==> run P: inputs <==
// Top_FFT
module Top_FFT #(
    parameter   INTEGER_SIZE = 4,
                FRACT_SIZE = 14,
                NFFT = 64
) (
    input       wire                                             clk, rst,
    input       wire                                             start_FFT,
    input       wire    signed  [INTEGER_SIZE+FRACT_SIZE-1:0]    serial_in_r, serial_in_i,
    output      wire    signed  [INTEGER_SIZE+FRACT_SIZE-1:0]    serial_out_r, serial_out_i,
    output      wire                                             end_FFT, data_valid_FFT
);
localparam DATA_WIDTH = INTEGER_SIZE+FRACT_SIZE ;
wire    [$clog2(NFFT)-1:0]        start_stages;
wire    [DATA_WIDTH-1:0]        stage2_in_r, stage2_in_i;
wire    [DATA_WIDTH-1:0]        stage3_in_r, stage3_in_i;
wire    [DATA_WIDTH-1:0]        stage4_in_r, stage4_in_i;
wire    [DATA_WIDTH-1:0]        stage5_in_r, stage5_in_i;
wire    [DATA_WIDTH-1:0]        stage6_in_r, stage6_in_i;
wire    [DATA_WIDTH-1:0]        stage7_in_r, stage7_in_i;
FFT_1st_stage #(.INTEGER_SIZE(INTEGER_SIZE), .FRACT_SIZE(FRACT_SIZE), .STAGE_NO(1), .NFFT(NFFT)) ST1 (
    .clk(clk),
    .rst(rst),
    .start_conv(start_stages[0]),
    .serial_in_r(serial_in_r),
    .serial_in_i(serial_in_i),
    .serial_out_r(stage2_in_r),
    .serial_out_i(stage2_in_i)
);
  ...
export LEC_CHECK = 0
export CAP_MARGIN = 35
export CELL_PAD_IN_SITES_DETAIL_PLACEMENT = 1
export CELL_PAD_IN_SITES_GLOBAL_PLACEMENT = 0
export CORE_MARGIN = 2
export CORE_UTILIZATION = 61
export GPL_ROUTABILITY_DRIVEN = 0
export MAX_ROUTING_LAYER = met5
export MIN_ROUTING_LAYER = met1
export SETUP_SLACK_MARGIN = 1.5
export SLEW_MARGIN = 5
create_clock -name core_clock -period 12.7 [get_ports {clk}]
run.sh (not shown) runs the stock make flow with config.mk's settings and CLKGATE_MAP_FILE=.
==> run R: changes against run P <==
Settings changed: CAP_MARGIN 35 to 20, CELL_PAD_IN_SITES_DETAIL_PLACEMENT 1 to not set, CELL_PAD_IN_SITES_GLOBAL_PLACEMENT 0 to not set, CORE_UTILIZATION 61 to 40, GPL_ROUTABILITY_DRIVEN 0 to not set, MAX_ROUTING_LAYER met5 to not set, MIN_ROUTING_LAYER met1 to not set, PLACE_DENSITY set to 0.6, SETUP_SLACK_MARGIN 1.5 to 0.53, SLEW_MARGIN 5 to 20.
==> flow/constraint.sdc (replaced) <==
create_clock -name core_clock -period 10.7 [get_ports {clk}]
set_input_delay 2.1400 -clock core_clock [delete_from_list [all_inputs] [get_ports {clk}]]
set_output_delay 2.1400 -clock core_clock [all_outputs]
set_load 0.01 [all_outputs]
==> run X: changes against run P <==
Settings changed: CAP_MARGIN 35 to 20, CELL_PAD_IN_SITES_DETAIL_PLACEMENT 1 to not set, CELL_PAD_IN_SITES_GLOBAL_PLACEMENT 0 to not set, CORE_UTILIZATION 61 to 65, CTS_CLUSTER_DIAMETER set to 35, GPL_ROUTABILITY_DRIVEN 0 to not set, MAX_ROUTING_LAYER met5 to not set, MIN_ROUTING_LAYER met1 to not set, PLACE_DENSITY set to 0.6, SETUP_SLACK_MARGIN 1.5 to not set, SLEW_MARGIN 5 to 20.
==> flow/constraint.sdc (replaced) <==
create_clock -name core_clock -period 6.16 [get_ports {clk}]
set_input_delay 1.2320 -clock core_clock [delete_from_list [all_inputs] [get_ports {clk}]]
set_output_delay 1.2320 -clock core_clock [all_outputs]
set_load 0.01 [all_outputs]
==> results <==
quantity	run X	run P	run R
Status	failed layout checks	finished clean	finished clean
Violated checks	setup timing	-	-
Worst Path Required	6.95 ns	13.50 ns	11.53 ns
Logic share of the area	44.9%	47.4%	46.8%
Post-layout nets	23700	22000	22000
Setup TNS Final	-117.74 ns	0 ns	0 ns
Combined area of the multi-input logic cells	0.109 mm2	0.106 mm2	0.106 mm2
Area of all sequential standard cells	0.0843 mm2	0.0843 mm2	0.0843 mm2
Count of plain and timing-repair buffers	1874	265	297
Final period utilization	130%	83.6%	89.4%
Total routing usage reported by global routing	33.9%	36.7%	17.6%
Via count of the first global-routing pass	146000	154000	129000
Inserted Clock Buffers	419	344	345
Static leakage	124 nW	114 nW	114 nW
Clock slew at the register clock pins of the worst setup and hold paths	0.06 ns	0.07 ns	0.07 ns
1st-iter DRT viols	9994	9350	6106
Highest-power group	clock	sequential cells	sequential cells
Critical path origin	ST3.CU4.current_state	ST3.CU4.counter_seq[1]	ST3.CU4.current_state
Sequential portion of the cell area	34.7%	37.6%	37.1%
NetSw	0.0120 W	0.00536 W	0.00586 W
Effective utilization at floorplan	65.3%	61.2%	40.1%
GP Congestion	0.934	-	0.866
Power density over the cells	208 mW/mm2	101 mW/mm2	116 mW/mm2
Total via count after detailed routing	132000	131000	119000

---

==> inputs of harbor <==
Starting RTL as in the previous note.
clock: 9.73 ns
lec_check: 0
cap_margin: 20
core_margin: 2
core_utilization: 72
cts_cluster_size: 10
place_density: 0.6
setup_slack_margin: 2.05
slew_margin: 20
tns_end_percent: 5
==> raven (differences from harbor) <==
Settings changed: CORE_UTILIZATION 72 to 70, CTS_CLUSTER_SIZE 10 to 37, SETUP_SLACK_MARGIN 2.05 to default, TNS_END_PERCENT 5 to default.
==> flow/constraint.sdc (replaced) <==
create_clock -name core_clock -period 8.76 [get_ports {clk}]
set_input_delay 1.7520 -clock core_clock [delete_from_list [all_inputs] [get_ports {clk}]]
set_output_delay 1.7520 -clock core_clock [all_outputs]
set_load 0.01 [all_outputs]
==> yarrow (differences from harbor) <==
Settings changed: ABC_AREA from default to 1, CTS_CLUSTER_DIAMETER from default to 397, CTS_CLUSTER_SIZE 10 to 99, SETUP_SLACK_MARGIN 2.05 to default.
==> flow/constraint.sdc (replaced) <==
create_clock -name core_clock -period 4.34 [get_ports {clk}]
set_input_delay 0.8680 -clock core_clock [delete_from_list [all_inputs] [get_ports {clk}]]
set_output_delay 0.8680 -clock core_clock [all_outputs]
set_load 0.01 [all_outputs]
==> sierra (differences from harbor) <==
Settings changed: CORE_UTILIZATION 72 to 69, CTS_CLUSTER_SIZE 10 to 11, PLACE_DENSITY 0.6 to 0.62, SETUP_SLACK_MARGIN 2.05 to default, TNS_END_PERCENT 5 to default.
==> comparison table <==
Share of the cycle needed by the critical path after routing: sierra 95.28%; raven 96.64%; harbor -; yarrow -
Capture endpoint of the worst hold path: sierra ST3.MS1.for_loop[1].genblk1.u1_i.out_data[15]; raven ST2.MS1.for_loop[10].genblk1.u1_r.out_data[5]; harbor -; yarrow -
Slack of the critical path: sierra 0.4596 ns; raven 0.2940 ns; harbor -; yarrow -
Core utilization before placement: sierra 69.29%; raven 70.17%; harbor 72.23%; yarrow 72.19%
Number of non-filler instances in the completed layout: sierra 22065; raven 22325; harbor -; yarrow -
Power Sequential: sierra 14.6 mW; raven 16.2 mW; harbor -; yarrow -
Count of cells along the worst hold path: sierra 0; raven 0; harbor -; yarrow -
Maximum ir drop on the vdd rail: sierra 0.2770 mV; raven 0.2605 mV; harbor -; yarrow -
Combinational share of cell area: sierra 47.86%; raven 47.41%; harbor -; yarrow -
Final tally of hold violations: sierra 0; raven 0; harbor -; yarrow -
Minimum setup slack among reg-to-reg paths: sierra 0.46 ns; raven 0.29 ns; harbor -; yarrow -
Clk latency late pin: sierra 0.97 ns; raven 1.02 ns; harbor -; yarrow -
Arrival time at the worst endpoint: sierra 9.99 ns; raven 9.29 ns; harbor -; yarrow -
Share of the final layout cell area in sequential cells: sierra 37.93%; raven 37.48%; harbor -; yarrow -
H-tree levels: sierra 5; raven 5; harbor -; yarrow 2
Vias post-DR: sierra 125417; raven 128376; harbor -; yarrow -
Status: sierra no timing/DRC/antenna violations; raven complete, but fails checks; harbor aborted with a tool error; yarrow aborted with a tool error
Failing step: sierra -; raven -; harbor detailed placement (3_5_place_dp); yarrow global routing (5_1_grt)
Reasons for failing layout checks: sierra -; raven antenna rules; harbor -; yarrow -
Summed negative setup slack over all endpoints: sierra 0 ns; raven 0 ns; harbor -; yarrow -
Power is estimated from default activity; no workload was simulated.
